Design sensor_if, start of the top module:
module sensor_if(input sens_active,reset,clk,output passed);
reg [255-1:0] shift_reg;
reg compleated,uninterupted;
  always @(posedge clk) begin
  if(~reset && sens_active && ~uninterupted)begin
      shift_reg <= {shift_reg[255-2:0], sens_active};
      if(shift_reg[255-1])begin
        uninterupted = 1;
        shift_reg <= 0;
      end
    end  
    if(~reset && uninterupted && ~sens_active)begin
      shift_reg <= {shift_reg[255-2:0], ~sens_active};
    end if(uninterupted && shift_reg[255-1] && ~sens_active) begin
      compleated = 1;
    end
    if(reset) begin
      shift_reg <= 0;
      compleated = 0;
      uninterupted = 0;
    end
  end
  assign passed = compleated;
endmodule
==> flow/config.mk <==
export PLATFORM = sky130hd
export DESIGN_NAME = sensor_if
export DESIGN_NICKNAME = sensor_if
export VERILOG_FILES = /design/flow/design.v
export SDC_FILE = /design/flow/constraint.sdc
export NUM_CORES = 4
export LEC_CHECK = 0
export ABC_AREA = 0
export CAP_MARGIN = 0
export CORE_ASPECT_RATIO = 1.41
export CORE_MARGIN = 2
export CORE_UTILIZATION = 72
export CTS_CLUSTER_DIAMETER = 316
export CTS_CLUSTER_SIZE = 26
export GPL_TIMING_DRIVEN = 1
export HOLD_SLACK_MARGIN = 0.07
export MAX_ROUTING_LAYER = met4
export PLACE_DENSITY = 0.37
export SLEW_MARGIN = 40
==> flow/constraint.sdc <==
create_clock -name core_clock -period 1.43 [get_ports {clk}]
set_input_delay 0.2860 -clock core_clock [delete_from_list [all_inputs] [get_ports {clk}]]
set_output_delay 0.2860 -clock core_clock [all_outputs]
set_load 0.01 [all_outputs]
run.sh (not shown) runs the stock make flow with config.mk's settings and CLKGATE_MAP_FILE=.
==> next run, changes <==
Settings changed: ABC_AREA 0 to 1, CAP_MARGIN 0 to 20, CORE_ASPECT_RATIO 1.41 to unset, CTS_CLUSTER_DIAMETER 316 to unset, CTS_CLUSTER_SIZE 26 to unset, GPL_TIMING_DRIVEN 1 to unset, HOLD_SLACK_MARGIN 0.07 to unset, MAX_ROUTING_LAYER met4 to unset, PLACE_DENSITY 0.37 to unset, SLEW_MARGIN 40 to 20.
Clock period 1.43 ns to 1.49 ns, I/O delays scaled along.
Effect: Routed wire length went up by well over a third; clock-buffer cell count goes up by 34; non-clock buffer count increases by 46.
==> next run, changes <==
Clock period 1.49 ns to 1.46 ns, I/O delays scaled along.
After rerunning:
- setup slack barely changes
- core utilization came out lower by 0.14 points
- non-clock buffer count came out higher by 2
- routed wire length came out higher by 1.5%
- global-route usage came out higher by 0.38 points
==> next run, changes <==
Settings changed: ABC_AREA 1 to unset, CORE_UTILIZATION 72 to 40.
Clock period 1.46 ns to 2.57 ns, I/O delays scaled along.
Outcome: Wire length decreases by 56%. Non-clock buffer count decreases by 76. Cell area decreases by 41%.
==> next run, changes <==
Settings changed: CORE_UTILIZATION 40 to 36.
- wire length stays flat
- cell area goes up by 2.2%
- hold slack gets worse by 0.10 ns


wip/zinc:
The RTL this note starts from:
==> flow/design.v <==
module sensor_if(input sens_active,reset,clk,output passed);
reg [255-1:0] shift_reg;
reg compleated,uninterupted;
  always @(posedge clk) begin
  if(~reset && sens_active && ~uninterupted)begin
      shift_reg <= {shift_reg[255-2:0], sens_active};
      if(shift_reg[255-1])begin
        uninterupted = 1;
        shift_reg <= 0;
      end
    end  
    if(~reset && uninterupted && ~sens_active)begin
      shift_reg <= {shift_reg[255-2:0], ~sens_active};
    end if(uninterupted && shift_reg[255-1] && ~sens_active) begin
      compleated = 1;
    end
    if(reset) begin
      shift_reg <= 0;
      compleated = 0;
      uninterupted = 0;
    end
  end
  assign passed = compleated;
endmodule
clock: 1.48 ns
lec_check: 0
abc_area: 1
cap_margin: 0
cell_pad_in_sites_detail_placement: 0
cell_pad_in_sites_global_placement: 3
core_aspect_ratio: 1.41
core_margin: 5
core_utilization: 17
cts_cluster_diameter: 23
cts_cluster_size: 35
gpl_routability_driven: 1
gpl_timing_driven: 0
hold_slack_margin: 0.09
max_routing_layer: met4
min_routing_layer: met2
place_density: 0.5
slew_margin: 0
tns_end_percent: 80
Complete run, failing final checks: wip/zinc, reason negative setup slack.
The inputs of wip/umber differ from those of wip/zinc as listed below.
==> flow/config.mk <==
export PLATFORM = sky130hd
export DESIGN_NAME = sensor_if
export DESIGN_NICKNAME = sensor_if
export VERILOG_FILES = /design/flow/design.v
export SDC_FILE = /design/flow/constraint.sdc
export NUM_CORES = 4
export LEC_CHECK = 0
export ABC_AREA = 1
export CAP_MARGIN = 30
export CELL_PAD_IN_SITES_GLOBAL_PLACEMENT = 3
export CORE_MARGIN = 2
export CORE_UTILIZATION = 40
export CTS_CLUSTER_DIAMETER = 22
export CTS_CLUSTER_SIZE = 37
export MIN_ROUTING_LAYER = met2
export SLEW_MARGIN = 20
==> flow/constraint.sdc <==
create_clock -name core_clock -period 1.91 [get_ports {clk}]
set_input_delay 0.3820 -clock core_clock [delete_from_list [all_inputs] [get_ports {clk}]]
set_output_delay 0.3820 -clock core_clock [all_outputs]
set_load 0.01 [all_outputs]
==> results <==
wip/umber against wip/zinc: overall die height shrank by about 45%, total die size dropped about 60%. Re netlist area before placement: no difference whatsoever between wip/umber and wip/zinc. wip/umber terminated abnormally: global placement without I/O (3_1_place_gp_skip_io) reported GPL-0301. Against wip/zinc, wip/umber comes in 24 points higher on starting utilization of the core area. Diff wip/umber..wip/zinc | summed standard-cell area reported by yosys | unchanged.
## Diff of input files: wip/cedar against wip/umber
==> flow/config.mk <==
export PLATFORM = sky130hd
export DESIGN_NAME = sensor_if
export DESIGN_NICKNAME = sensor_if
export VERILOG_FILES = /design/flow/design.v
export SDC_FILE = /design/flow/constraint.sdc
export NUM_CORES = 4
export LEC_CHECK = 0
export ABC_AREA = 1
export CAP_MARGIN = 20
export CORE_MARGIN = 2
export CORE_UTILIZATION = 72
export SLEW_MARGIN = 20
==> flow/constraint.sdc <==
create_clock -name core_clock -period 1.48 [get_ports {clk}]
set_input_delay 0.2960 -clock core_clock [delete_from_list [all_inputs] [get_ports {clk}]]
set_output_delay 0.2960 -clock core_clock [all_outputs]
set_load 0.01 [all_outputs]
--- outcome ---
Re simple-gate share of the synthesized area: no difference whatsoever between wip/umber and wip/cedar. Changes observed in wip/cedar relative to wip/umber: chip area in the Yosys report has remained practically unchanged, pre-placement core utilization rose by 32 points, area share of and-or/or-and cells after synthesis comparable, vertical die size decreased by 51 um relative to the old numbers. Reported for wip/cedar and wip/umber, number of unique standard cell types used by synthesis turned out identical to the last digit. Cmp wip/cedar vs wip/umber: die size lower in wip/cedar. Relative to wip/umber, the number of rows in the core area measured on wip/cedar has decreased by more than a quarter. wip/cedar completed every stage of the flow, and the final layout passed the timing, DRC and antenna checks.
diff inputs: wip/cedar => wip/maple
==> flow/constraint.sdc <==
create_clock -name core_clock -period 1.45 [get_ports {clk}]
set_input_delay 0.2900 -clock core_clock [delete_from_list [all_inputs] [get_ports {clk}]]
set_output_delay 0.2900 -clock core_clock [all_outputs]
set_load 0.01 [all_outputs]
Notes after the runs:
wip/maple reached the end of the flow, and the finished layout is clean on the timing, DRC and antenna checks.
The via count on wip/cedar is in line with that on wip/maple.
In wip/maple, sequential share of power is higher than in wip/cedar.
wip/maple has less setup slack than wip/cedar.
From wip/cedar to wip/maple the numbers moved as follows: number of clock buffers in the layout moved up, total net switching power down about 0.47%.
Edits applied to the flow inputs when going from wip/maple to wip/lagoon:
diff --git a/flow/config.mk b/flow/config.mk
--- a/flow/config.mk
+++ b/flow/config.mk
@@ -6,7 +6,6 @@
 export NUM_CORES = 4
 export LEC_CHECK = 0
-export ABC_AREA = 1
 export CAP_MARGIN = 20
 export CORE_MARGIN = 2
-export CORE_UTILIZATION = 72
+export CORE_UTILIZATION = 40
 export SLEW_MARGIN = 20
==> flow/constraint.sdc <==
create_clock -name core_clock -period 5.0 [get_ports {clk}]
set_input_delay 1.0000 -clock core_clock [delete_from_list [all_inputs] [get_ports {clk}]]
set_output_delay 1.0000 -clock core_clock [all_outputs]
set_load 0.01 [all_outputs]
==> results <==
- wip/lagoon went all the way through synthesis, placement and routing and the layout is clean on timing, DRC and antenna.
- Combined buffer and inverter count along the critical path for wip/lagoon: 2 up relative to wip/maple
- Against wip/maple, total number of vias in wip/lagoon fell by more than half.
- [wip/lagoon vs wip/maple] global-route total usage across every layer: lower in wip/lagoon
- Critical path class = primary input to register: wip/lagoon; critical path class = register to output port: wip/maple
- | worst setup slack | wip/lagoon vs wip/maple | better |
- Looking at maximum single-stage delay on the critical path, wip/lagoon sits 0.23 ns above wip/maple.
- Final standard cell count with taps included and fillers excluded came out lower on wip/lagoon than on wip/maple.


== v12 ==
// sensor_if: RTL as listed in full above, without the edits since
==> flow/config.mk <==
export PLATFORM = sky130hd
export DESIGN_NAME = sensor_if
export DESIGN_NICKNAME = sensor_if
export VERILOG_FILES = /design/flow/design.v
export SDC_FILE = /design/flow/constraint.sdc
export NUM_CORES = 4
export LEC_CHECK = 0
export ABC_AREA = 1
export CAP_MARGIN = 20
export CORE_MARGIN = 2
export CORE_UTILIZATION = 72
export CTS_CLUSTER_DIAMETER = 292
export CTS_CLUSTER_SIZE = 10
export PLACE_DENSITY_LB_ADDON = 0.01
export SETUP_SLACK_MARGIN = 0.43
export SLEW_MARGIN = 20
==> flow/constraint.sdc <==
create_clock -name core_clock -period 1.45 [get_ports {clk}]
set_input_delay 0.2900 -clock core_clock [delete_from_list [all_inputs] [get_ports {clk}]]
set_output_delay 0.2900 -clock core_clock [all_outputs]
set_load 0.01 [all_outputs]
Status v12: flow complete, layout not clean - setup timing
Modified inputs, v58 compared to v12
- clearing CTS_CLUSTER_DIAMETER, which used to be 292
- clearing PLACE_DENSITY_LB_ADDON, which used to be 0.01
- clearing CTS_CLUSTER_SIZE, which used to be 10
- clearing SETUP_SLACK_MARGIN, which used to be 0.43
- swapping 1.45 for 1.43 in the clock period (ns, I/O delays scaled along)
No stage failed in v58, and the final checks on the layout all came back clean.
Row global-route usage: v58 lower / v12 higher
Higher highest ir drop seen on vdd goes to v58 over v12.
Row growth of design area from synthesis to finish: v58 lower / v12 higher
Higher worst setup margin among v12 and v58: v58
In v58, internal power is higher than in v12.
Relative to v12, cell count has decreased by about 0.9% in v58.
Inputs modified between v58 and v57:
- a change of CORE_UTILIZATION from 72 to 70
## What came out
Taking v58 as the reference point, the relative slew slack of v57 falls by 3.9 points.
Higher critical path depth was reported by v58, not v57.
Per the comparison of v57 with v58, setup slack after layout saw a decrease; met2 layer wire length in the routed design shows a reduction of 4.8%; non-clock buffer count saw a decrease.
Inputs modified between v57 and v16:
- CORE_UTILIZATION: 70 -> 72
- ABC_AREA: 1 -> unset
- PLACE_DENSITY: unset -> 0.4
- SETUP_SLACK_MARGIN: unset -> 0.19
==> comparison <==
- Completing all stages was not enough for v16: its layout failed the final checks because of setup timing.
- v57 ran to completion and came out clean on the timing, DRC and antenna checks.
- Changes observed in v16 relative to v57: wire length now smaller; total non-filler cell area in the finished layout down about 35%.
- | number of cells on the worst hold path | higher: v57 |
- Of v16 and v57, the run reporting the lower total via count after detailed routing was v16.
- Taking v57 as 1.0, v16 lands at 0.62 on routed length on met2.
- v16 vs. v57: post-layout minimum cycle time shows an increase of 130 ps, post-layout period usage of the worst path picked up an extra 8.8 points.
- In v16 relative to v57, die area had gone down by more than a quarter.


run A:
// sensor_if: RTL as listed in full above, without the edits since
export LEC_CHECK = 0
export ABC_AREA = 1
export CAP_MARGIN = 0
export CORE_ASPECT_RATIO = 0.94
export CORE_MARGIN = 2
export CORE_UTILIZATION = 71
export CTS_CLUSTER_DIAMETER = 23
export CTS_CLUSTER_SIZE = 26
export GPL_TIMING_DRIVEN = 1
export HOLD_SLACK_MARGIN = 0.07
export MAX_ROUTING_LAYER = met4
export PLACE_DENSITY = 0.65
export SETUP_SLACK_MARGIN = -0.32
export SLEW_MARGIN = 0
create_clock -name core_clock -period 4.18 [get_ports {clk}]
Run A finished every step from synthesis to the final layout, and the layout passed the timing, DRC and antenna checks.
Modified inputs, run B compared to run A
==> flow/config.mk <==
export PLATFORM = sky130hd
export DESIGN_NAME = sensor_if
export DESIGN_NICKNAME = sensor_if
export VERILOG_FILES = /design/flow/design.v
export SDC_FILE = /design/flow/constraint.sdc
export NUM_CORES = 4
export LEC_CHECK = 0
export ABC_AREA = 1
export CAP_MARGIN = 20
export CORE_MARGIN = 2
export CORE_UTILIZATION = 70
export SLEW_MARGIN = 20
==> flow/constraint.sdc <==
create_clock -name core_clock -period 1.46 [get_ports {clk}]
set_input_delay 0.2920 -clock core_clock [delete_from_list [all_inputs] [get_ports {clk}]]
set_output_delay 0.2920 -clock core_clock [all_outputs]
set_load 0.01 [all_outputs]
==> comparison <==
Compared with run A, wire length in run B increased slightly.
Run B vs. run A: sum of met3 wire segment lengths after detailed routing has increased; internal reg-to-reg setup slack has decreased; share of the final layout cell area in multi-input gates has increased; height of the die has increased; non-clock buffer count in the final layout has increased.
In run B, final total power is higher than in run A.
Looking at clock-cell share of area across run A and run B, the one that comes out higher is run A.
Taking run A over run B, the row count ratio works out to 0.945.
## Diff of input files: run C against run B
diff --git a/flow/config.mk b/flow/config.mk
--- a/flow/config.mk
+++ b/flow/config.mk
@@ -9,4 +9,6 @@
 export CAP_MARGIN = 20
 export CORE_MARGIN = 2
-export CORE_UTILIZATION = 70
+export CORE_UTILIZATION = 62
+export CTS_CLUSTER_SIZE = 100
 export SLEW_MARGIN = 20
+export TNS_END_PERCENT = 10
==> flow/constraint.sdc <==
create_clock -name core_clock -period 3.78 [get_ports {clk}]
set_input_delay 0.7560 -clock core_clock [delete_from_list [all_inputs] [get_ports {clk}]]
set_output_delay 0.7560 -clock core_clock [all_outputs]
set_load 0.01 [all_outputs]
Notes after the runs:
- Run C ran to completion and came out clean on the timing, DRC and antenna checks.
- Re path length in cells of the critical path: run C and run B aren't equal, and the higher value belongs to run B.
- The growth of design area from synthesis to finish of run C falls short of that of run B by 7.4 points.
- On data arrival time of the critical path: run C sits above run B.
- The register-to-register slack number comes out higher for run C vs run B.
- Looking at kind of path behind the tightest hold check, the reg2reg result is from run C; the in2reg one comes from run B.
- Run C has number of clock buffers in the layout above what run B had.
- Relative to run B, the part of the total power dissipated in combinational logic of run C is lower by 1.6 points.
- ~same share of final layout cell area taken by clock buffers and inverters in run C and run B
- When run C is measured against run B, its total power draw turns out about 60% lower.
- Run B → run C: overall via count from detail_route saw a decrease; setup slack saw an increase; routed wire length saw a decrease.
- A endpoint of the worst setup timing path of shift_reg[78] is what run C shows, while shift_reg[224] belongs to run B.
diff inputs: run C => run D
diff --git a/flow/config.mk b/flow/config.mk
--- a/flow/config.mk
+++ b/flow/config.mk
@@ -6,9 +6,8 @@
 export NUM_CORES = 4
 export LEC_CHECK = 0
-export ABC_AREA = 1
 export CAP_MARGIN = 20
 export CORE_MARGIN = 2
-export CORE_UTILIZATION = 62
-export CTS_CLUSTER_SIZE = 100
+export CORE_UTILIZATION = 72
+export PLACE_DENSITY = 0.95
+export SETUP_SLACK_MARGIN = 0.22
 export SLEW_MARGIN = 20
-export TNS_END_PERCENT = 10
==> flow/constraint.sdc <==
create_clock -name core_clock -period 1.43 [get_ports {clk}]
set_input_delay 0.2860 -clock core_clock [delete_from_list [all_inputs] [get_ports {clk}]]
set_output_delay 0.2860 -clock core_clock [all_outputs]
set_load 0.01 [all_outputs]
- Although it ran to completion, run D produced a layout that fails the final checks because of negative setup slack.
- In run D, area after synthesis is lower than in run C.
- Layout-stage area growth over the synthesis result was lower in the run labelled run C.
- Flop share of the area: run C and run D compared, lower one is run C
- Against run C, chip area estimate from yosys synthesis in run D fell by more than a quarter.
- Taking run C as 1.0, run D lands at 5.2 on highest ir drop seen on vdd.
- Run D: sequential power higher than run C
- Higher delay contributed by the slowest stage of the critical path among run C and run D: run C
- Detailed-routing wirelength on met1 (run D vs. run C) decreases by more than a quarter
- Going from run C to run D, the post-placement worst setup slack was found to have gone down by 1260 ps.
- The row count of run D is lower than that of run C.
- What run C reported for cell area reported after detailed placement has to be multiplied by 0.61 to get the figure for run D.
No activity file was given, so power comes from the tool's default toggle rates.
